== run A ==
Design EC_TOP, start of the top module:
module EC_TOP(
    clk, rst_n, in_valid,
    in_Px, in_Py, in_Qx, in_Qy, in_prime, in_a,
    out_valid, out_Rx, out_Ry
);
Size: about 110 flip-flops, roughly 52 I/O pins.
export LEC_CHECK = 0
export ABC_AREA = 1
export CAP_MARGIN = 20
export CORE_ASPECT_RATIO = 0.5
export CORE_MARGIN = 2
export CORE_UTILIZATION = 72
export CTS_CLUSTER_DIAMETER = 397
export CTS_CLUSTER_SIZE = 92
export PLACE_DENSITY = 0.41
export SETUP_SLACK_MARGIN = 4.08
export SLEW_MARGIN = 20
create_clock -name core_clock -period 30.3 [get_ports {clk}]
run.sh (not shown) runs the stock make flow with config.mk's settings and CLKGATE_MAP_FILE=.
Run A is listed as incomplete: the tool reported an error in 5_1_grt and the run ended there.
### run A -> run B
- removing SETUP_SLACK_MARGIN (formerly 4.08)
- changing PLACE_DENSITY from 0.41 to 0.42
- removing CTS_CLUSTER_DIAMETER (formerly 397)
- removing CORE_ASPECT_RATIO (formerly 0.5)
- removing CTS_CLUSTER_SIZE (formerly 92)
- changing the clock period (ns, I/O delays scaled along) from 30.3 to 62.4
Results
Run B: done, clean on timing, DRC and antenna
Of run A and run B, the higher buffer count from post-CTS setup fixing belongs to run A.
Changes observed in run B relative to run A: die height went up 40%, die width shrank by 29%.
Run A -> run B: number of resized instances in the post-cts repair step decreased by more than half
Between run A and run B, the total die size does not differ in any meaningful way.
Looking at run A and run B, the flop and latch count out of synthesis is a wash.
Setup changes, run B to run C
- removing PLACE_DENSITY (formerly 0.42)
- removing ABC_AREA (formerly 1)
- setting PLACE_DENSITY_LB_ADDON to 0.02 for the first time
- setting TNS_END_PERCENT to 100 for the first time
- changing the clock period (ns, I/O delays scaled along) from 62.4 to 60.6
## What came out
Placer congestion estimate: run C > run B
Die span in y in run C is about 1.3% lower than in run B
Measured against each other, run C and run B differ in area share of and/or/nand/nor cells after synthesis, the higher figure coming from run B.
Diff run B -> run C: number of placed instances with taps included has decreased; die size has decreased.
Delta (run C minus run B): minimum setup slack after placement fell by 1.08 ns, Yosys chip area fell by about 2.5%, floorplan core density has remained practically unchanged, synthesized cell count now sits lower.
The remaining runs in run C and run B completed every stage, whereas run C halted early.
The flow ended early for run C: it failed with a tool error in 5_1_grt.
Inputs modified between run C and run D:
- PLACE_DENSITY_LB_ADDON removed (was 0.02)
- CORE_UTILIZATION changed from 72 to 66
- TNS_END_PERCENT removed (was 100)
- the clock period (ns, I/O delays scaled along) changed from 60.6 to 25.0
==> results <==
As the logs show, run D stopped at 5_1_grt after a tool error, so it never reached the end of the flow.
Taking run C as the reference, in run D placement-stage cell area now larger; number of rows in the core area went up.
| post-DP HPWL | run D vs run C | worse |

Starting RTL as in the previous note.
export LEC_CHECK = 0
export ABC_AREA = 0
export CAP_MARGIN = 0
export CELL_PAD_IN_SITES_DETAIL_PLACEMENT = 0
export CELL_PAD_IN_SITES_GLOBAL_PLACEMENT = 2
export CORE_MARGIN = 2
export CORE_UTILIZATION = 47
export GPL_ROUTABILITY_DRIVEN = 0
export MIN_ROUTING_LAYER = met1
export PLACE_DENSITY_LB_ADDON = 0.23
export SLEW_MARGIN = 35
create_clock -name core_clock -period 105.0 [get_ports {clk}]
==> next run, changes <==
- ABC_AREA: 0 -> default
- CAP_MARGIN: 0 -> 20
- CELL_PAD_IN_SITES_DETAIL_PLACEMENT: 0 -> default
- CELL_PAD_IN_SITES_GLOBAL_PLACEMENT: 2 -> default
- CORE_UTILIZATION: 47 -> 40
- GPL_ROUTABILITY_DRIVEN: 0 -> default
- MIN_ROUTING_LAYER: met1 -> default
- PLACE_DENSITY_LB_ADDON: 0.23 -> default
- SLEW_MARGIN: 35 -> 20
- clock period: 105.0 -> 77.0 ns (I/O delays scaled with it)
=> Sequential share of layout area barely changes. Global-route usage is lower by 5.7 points. Core utilization drops by 7.2 points. Critical path depth drops by 2. Count of clock-buffer cells in the layout rose by 3. Setup slack loses 24 ns. Clock skew drops by 0.0047 ns. Flip-flop count stays the same.
==> next run, changes <==
- ABC_AREA: default -> 0
- CAP_MARGIN: 20 -> 10
- CELL_PAD_IN_SITES_DETAIL_PLACEMENT: default -> 0
- CORE_ASPECT_RATIO: default -> 0.69
- CORE_MARGIN: 2 -> 8
- CTS_CLUSTER_DIAMETER: default -> 262
- GPL_ROUTABILITY_DRIVEN: default -> 1
- MIN_ROUTING_LAYER: default -> met2
- SLEW_MARGIN: 20 -> 40
- TNS_END_PERCENT: default -> 5
=>
- The changed run passed the timing, design-rule and antenna checks
- global-route usage rises by 13 points
- clock-buffer cell count falls by 1
- via count rises by about 40%
- synthesized area does not change
- clock skew rises by 0.0067 ns
- core utilization rises by 0.37 points
- wire length rises by 17%
==> next run, changes <==
- ABC_AREA: 0 -> default
- CAP_MARGIN: 10 -> 20
- CELL_PAD_IN_SITES_DETAIL_PLACEMENT: 0 -> default
- CORE_ASPECT_RATIO: 0.69 -> default
- CORE_MARGIN: 8 -> 2
- CORE_UTILIZATION: 40 -> 65
- CTS_CLUSTER_DIAMETER: 262 -> default
- GPL_ROUTABILITY_DRIVEN: 1 -> default
- MIN_ROUTING_LAYER: met2 -> default
- SLEW_MARGIN: 40 -> 20
- TNS_END_PERCENT: 5 -> default
- clock period: 77.0 -> 60.6 ns (I/O delays scaled with it)
This time the run completed, yet does not pass: setup timing.
Via count fell by 20%.
Clock-buffer cell count falls by 2.
Wire length drops by 0.40%.
First-iteration DRC count came out lower by 58%.
Global-route usage rises by 5.0 points.
Final cell count decreases by 1.9%.
Worst setup slack got worse by 5.9 ns.
Die area falls by 44%.
Area after synthesis does not change.

EC_TOP again, from the RTL that the note above started with.
make LEC_CHECK=0 ABC_AREA=1 CAP_MARGIN=15 CORE_MARGIN=2 CORE_UTILIZATION=72 CTS_CLUSTER_DIAMETER=202 CTS_CLUSTER_SIZE=70 GPL_ROUTABILITY_DRIVEN=0 MAX_ROUTING_LAYER=met4 PLACE_DENSITY_LB_ADDON=0.01 SETUP_SLACK_MARGIN=4.07 SLEW_MARGIN=20 TNS_END_PERCENT=5 finish   # period 14.2 ns
The first run failed in global routing.
==> next run, changes <==
- CAP_MARGIN: 15 -> 20
- CTS_CLUSTER_SIZE: 70 -> default
- GPL_ROUTABILITY_DRIVEN: 0 -> default
- MAX_ROUTING_LAYER: met4 -> default
- SETUP_SLACK_MARGIN: 4.07 -> 3.76
- TNS_END_PERCENT: 5 -> default
What happened: Now the flow aborted during clock tree synthesis, error DPL-0038. Synthesized cell count stays the same. Die area does not change. Synthesized area is unchanged.
==> next run, changes <==
- CTS_CLUSTER_DIAMETER: 202 -> default
- PLACE_DENSITY: default -> 0.42
- PLACE_DENSITY_LB_ADDON: 0.01 -> default
- SETUP_SLACK_MARGIN: 3.76 -> 5.0
- TNS_END_PERCENT: default -> 20
- clock period: 14.2 -> 62.4 ns (I/O delays scaled with it)
What happened: This time the run produced a clean layout; die area does not change; area after synthesis does not change; synthesized cell count stays the same.
==> next run, changes <==
- ABC_AREA: 1 -> default
- CORE_UTILIZATION: 72 -> 40
- PLACE_DENSITY: 0.42 -> default
- SETUP_SLACK_MARGIN: 5.0 -> default
- TNS_END_PERCENT: 20 -> default
- clock period: 62.4 -> 72.4 ns (I/O delays scaled with it)
Effect:
- The changed run finished clean
- core utilization shrinks by 42 points
- count of clock-buffer cells in the layout drops by 1
- first-iteration DRC count shrinks by 53%
- non-clock buffer count is lower by 163
- fmax drops by about 11%
- cell area decreases by 9.7%
- clock skew came out lower by 0.0071 ns
==> next run, changes <==
- CORE_UTILIZATION: 40 -> 72
- CTS_CLUSTER_DIAMETER: default -> 210
- PLACE_DENSITY_LB_ADDON: default -> 0.02
- clock period: 72.4 -> 60.6 ns (I/O delays scaled with it)
=>
- The new run never finished: it broke off in global routing (ODB-0269)
- die area decreases by well over a third
- synthesized cell count does not change
- area after synthesis is unchanged

Starting RTL as in the previous note.
## EC_TOP
module EC_TOP(
    clk, rst_n, in_valid,
    in_Px, in_Py, in_Qx, in_Qy, in_prime, in_a,
    out_valid, out_Rx, out_Ry
);
input clk, rst_n, in_valid;
input [6-1:0] in_Px, in_Py, in_Qx, in_Qy, in_prime, in_a;
output reg out_valid;
output reg [6-1:0] out_Rx, out_Ry;
localparam S_IDLE = 0;
localparam S_IN_DATA = 1;
localparam S_P_ADD = 2;
localparam S_P_DOU = 3;
localparam S_XR_YR = 4;
localparam S_OUT = 5;
parameter IP_WIDTH = 6;
reg [2:0] current_state, next_state;
reg [3:0] cnt_s_p;
reg [2:0] cnt_xr_yr;
reg [5:0] px_reg;
reg [5:0] py_reg;
reg [5:0] qx_reg;
reg [5:0] qy_reg;
reg [5:0] a_reg;
reg [5:0] prime_reg;
wire [5:0] p_sub_xp;
wire [5:0] p_sub_yp;
wire [5:0] p_sub_xq;
wire [5:0] p_sub_xr;
wire [6:0] xq_xp1;
wire [6:0] yq_yp1;
wire [7:0] xr_w;
wire [6:0] xp2_3_a;
reg [5:0] xr_reg ;
reg [5:0] s_reg;
reg [11:0] mod_in;
wire [5:0] mod_out;
reg [IP_WIDTH-1:0]  IN_2;
wire [IP_WIDTH-1:0] OUT_INV;
reg [5:0] yp2_ip;
wire [6:0] xp_xr1;
wire [11:0]mul_out;
  ...
Settings: LEC_CHECK=0, ABC_AREA=1, CAP_MARGIN=20, CORE_ASPECT_RATIO=0.5, CORE_MARGIN=2, CORE_UTILIZATION=72, CTS_CLUSTER_DIAMETER=375, CTS_CLUSTER_SIZE=92, PLACE_DENSITY=0.41, SETUP_SLACK_MARGIN=4.08, SLEW_MARGIN=20; clock period 30.3 ns.
The baseline never finished: it broke off in 5_1_grt on GRT-0116.
Rerun with:
- ABC_AREA: 1 -> not set
- CORE_ASPECT_RATIO: 0.5 -> not set
- CORE_UTILIZATION: 72 -> 65
- CTS_CLUSTER_DIAMETER: 375 -> not set
- CTS_CLUSTER_SIZE: 92 -> not set
- PLACE_DENSITY: 0.41 -> not set
- SETUP_SLACK_MARGIN: 4.08 -> not set
- clock period: 30.3 -> 59.2 ns (I/O delays scaled with it)
=> With this change the flow finished with negative setup slack left. Die area grows by about 7.5%. Synthesized area shrinks by 2.5%. Synthesized cell count shrinks by 16%.
Rerun with:
- CORE_UTILIZATION: 65 -> 64
- clock period: 59.2 -> 72.4 ns (I/O delays scaled with it)
What happened: This time the run completed with no timing, DRC or antenna violations; critical path depth is unchanged; final area came out lower by about 12%; die size grows by about 1.5%; worst setup slack improved by 6.9 ns; worst hold slack got worse by 0.014 ns.

Setup of job 2234:
EC_TOP again, from the RTL that the note above started with.
==> flow/config.mk <==
export PLATFORM = sky130hd
export DESIGN_NAME = EC_TOP
export DESIGN_NICKNAME = EC_TOP
export VERILOG_FILES = /design/flow/design.v
export SDC_FILE = /design/flow/constraint.sdc
export NUM_CORES = 4
export LEC_CHECK = 0
export ABC_AREA = 1
export CAP_MARGIN = 0
export CELL_PAD_IN_SITES_DETAIL_PLACEMENT = 2
export CELL_PAD_IN_SITES_GLOBAL_PLACEMENT = 2
export CORE_MARGIN = 3
export CORE_UTILIZATION = 29
export CTS_CLUSTER_SIZE = 76
export GPL_TIMING_DRIVEN = 1
export PLACE_DENSITY = 0.88
export SETUP_SLACK_MARGIN = 5.0
export SLEW_MARGIN = 20
export TNS_END_PERCENT = 60
==> flow/constraint.sdc <==
create_clock -name core_clock -period 95.6 [get_ports {clk}]
set_input_delay 19.1200 -clock core_clock [delete_from_list [all_inputs] [get_ports {clk}]]
set_output_delay 19.1200 -clock core_clock [all_outputs]
set_load 0.01 [all_outputs]
Changes in job 4512 relative to job 2234:
Settings: a deleted CTS_CLUSTER_SIZE that had been 76; a deleted TNS_END_PERCENT that had been 60; a deleted CELL_PAD_IN_SITES_GLOBAL_PLACEMENT that had been 2; a change of CORE_UTILIZATION from 29 to 40; a change of CAP_MARGIN from 0 to 20; an added GPL_ROUTABILITY_DRIVEN of 0; a deleted SETUP_SLACK_MARGIN that had been 5.0; a deleted PLACE_DENSITY that had been 0.88; a deleted GPL_TIMING_DRIVEN that had been 1; a change of CORE_MARGIN from 3 to 8; an added MIN_ROUTING_LAYER of met2; a change of the clock period (ns, I/O delays scaled along) from 95.6 to 77.0.
Results
Job 4512: floorplan core density 11 points above job 2234. Compared with job 2234, total core area in job 4512 decreased by more than a quarter. In job 4512, the estimated wirelength of the detail-placed design came out about 60% above the value in job 2234. Die height went down by more than 10% going from job 2234 to job 4512. Job 4512 | ERROR | global routing (5_1_grt).
## Diff of input files: job 8109 against job 4512
Settings: clearing MIN_ROUTING_LAYER, which used to be met2; clearing CELL_PAD_IN_SITES_DETAIL_PLACEMENT, which used to be 2; swapping 8 for 2 in CORE_MARGIN; clearing GPL_ROUTABILITY_DRIVEN, which used to be 0; swapping 40 for 70 in CORE_UTILIZATION; clearing ABC_AREA, which used to be 1; swapping 77.0 for 117.0 in the clock period (ns, I/O delays scaled along).
==> results <==
- Job 8109 finished end to end and its layout was clean on timing, DRC and antenna.
- Sort job 8109 and job 4512 by pre-CTS worst setup slack, descending, and job 8109 comes first.
- Diff job 4512..job 8109 | number of H-tree branching levels | unchanged
- The higher register area share after synthesis of job 8109 and job 4512 is in job 8109.
- | post-DP HPWL | job 8109 vs job 4512 | better |
- Aoi/oai-family share of the synthesized area: job 8109 and job 4512 compared, lower one is job 4512
- Job 8109: area after synthesis about 2.5% below job 4512
- [job 8109] share of synthesized cell area in full adder, half adder and majority cells rose 0.80 points relative to job 4512
- Of job 8109 and job 4512, job 8109 shows the lower overall die width, with job 4512 above it.
## Diff of input files: job 4246 against job 8109
Settings: an added TNS_END_PERCENT of 5; an added PLACE_DENSITY_LB_ADDON of 0.02; a change of CORE_UTILIZATION from 70 to 71; a change of the clock period (ns, I/O delays scaled along) from 117.0 to 60.6.
==> results <==
Against job 8109, job 4246 reports a largest stage delay on the critical path that is lower. Total number of nets in the final design up 6.0% in job 4246 wrt job 8109. Hold slack, job 4246 and job 8109, higher one = job 8109. Register cell area after layout: job 8109 vs job 4246, no meaningful difference. Global-route wire length before repair in job 4246 is 5.3% higher than in job 8109. Utilization job 8109 -> job 4246: up. Between job 8109 and job 4246, detailed-route wire length increased. The flow for job 4246 finished, though final verification flagged setup timing. Compared to job 8109, job 4246 has cell area after layout about 11% higher. Changes observed in job 4246 relative to job 8109: met2 global-route usage saw an increase, die area decreased about 1.4%, setup slack decreased 43.22 ns.
> inputs changed (job 4246 -> job 8050)
Settings: setting CTS_CLUSTER_SIZE to 81 for the first time; setting CTS_CLUSTER_DIAMETER to 141 for the first time; changing PLACE_DENSITY_LB_ADDON from 0.02 to 0.25; changing the clock period (ns, I/O delays scaled along) from 60.6 to 59.2.
[summary]
[job 8050] flow finished | final checks: failed | reasons: capacitance limit, slew limit, setup timing. Number of iterations in the first detailed-routing pass came out higher on job 8050 than on job 4246. End point of the critical path = mul_in2[5]: job 4246; end point of the critical path = mul_in2[4]: job 8050. Changes observed in job 8050 relative to job 4246: met3 global-route usage now smaller, post-layout worst setup margin now smaller, routed length per placed instance now larger, layout overhead on the synthesized area now larger.

EC_TOP again, from the RTL that the note above started with.
// EC_TOP
module EC_TOP(
    clk, rst_n, in_valid,
    in_Px, in_Py, in_Qx, in_Qy, in_prime, in_a,
    out_valid, out_Rx, out_Ry
);
input clk, rst_n, in_valid;
input [6-1:0] in_Px, in_Py, in_Qx, in_Qy, in_prime, in_a;
output reg out_valid;
output reg [6-1:0] out_Rx, out_Ry;
localparam S_IDLE = 0;
localparam S_IN_DATA = 1;
localparam S_P_ADD = 2;
localparam S_P_DOU = 3;
localparam S_XR_YR = 4;
localparam S_OUT = 5;
parameter IP_WIDTH = 6;
reg [2:0] current_state, next_state;
reg [3:0] cnt_s_p;
reg [2:0] cnt_xr_yr;
reg [5:0] px_reg;
reg [5:0] py_reg;
reg [5:0] qx_reg;
reg [5:0] qy_reg;
reg [5:0] a_reg;
reg [5:0] prime_reg;
wire [5:0] p_sub_xp;
wire [5:0] p_sub_yp;
wire [5:0] p_sub_xq;
wire [5:0] p_sub_xr;
wire [6:0] xq_xp1;
wire [6:0] yq_yp1;
wire [7:0] xr_w;
wire [6:0] xp2_3_a;
reg [5:0] xr_reg ;
reg [5:0] s_reg;
reg [11:0] mod_in;
wire [5:0] mod_out;
reg [IP_WIDTH-1:0]  IN_2;
wire [IP_WIDTH-1:0] OUT_INV;
reg [5:0] yp2_ip;
wire [6:0] xp_xr1;
wire [11:0]mul_out;
reg [5:0] mul_in1, mul_in2;
wire [6:0] s_xp_xr1_yp1;
always@(posedge clk or negedge rst_n) begin
    if(!rst_n)
        current_state <= S_IDLE;
    else
        current_state <= next_state;
end
always@(*) begin
    case (current_state)
        S_IDLE:    next_state = in_valid? S_IN_DATA:S_IDLE;
  ...
make LEC_CHECK=0 CAP_MARGIN=20 CORE_ASPECT_RATIO=0.5 CORE_MARGIN=2 CORE_UTILIZATION=72 CTS_CLUSTER_DIAMETER=333 CTS_CLUSTER_SIZE=61 SETUP_SLACK_MARGIN=4.08 SLEW_MARGIN=20 finish   # period 30.3 ns
The starting point died in global routing (5_1_grt) with GRT-0116.
Then changed:
- ABC_AREA: not set -> 1
- CTS_CLUSTER_DIAMETER: 333 -> 397
- CTS_CLUSTER_SIZE: 61 -> 92
- PLACE_DENSITY: not set -> 0.77
Outcome: The changed run never finished: it broke off in global routing (5_1_grt) (GRT-0116); synthesized cell count went up by 19%; area after synthesis grows by 2.6%; die area goes up by 2.6%.
Then changed:
- CTS_CLUSTER_DIAMETER: 397 -> 333
- PLACE_DENSITY: 0.77 -> 0.41
The changed run never finished: it broke off in global routing (5_1_grt).
Area after synthesis stays the same.
Die area stays the same.
Synthesized cell count does not change.
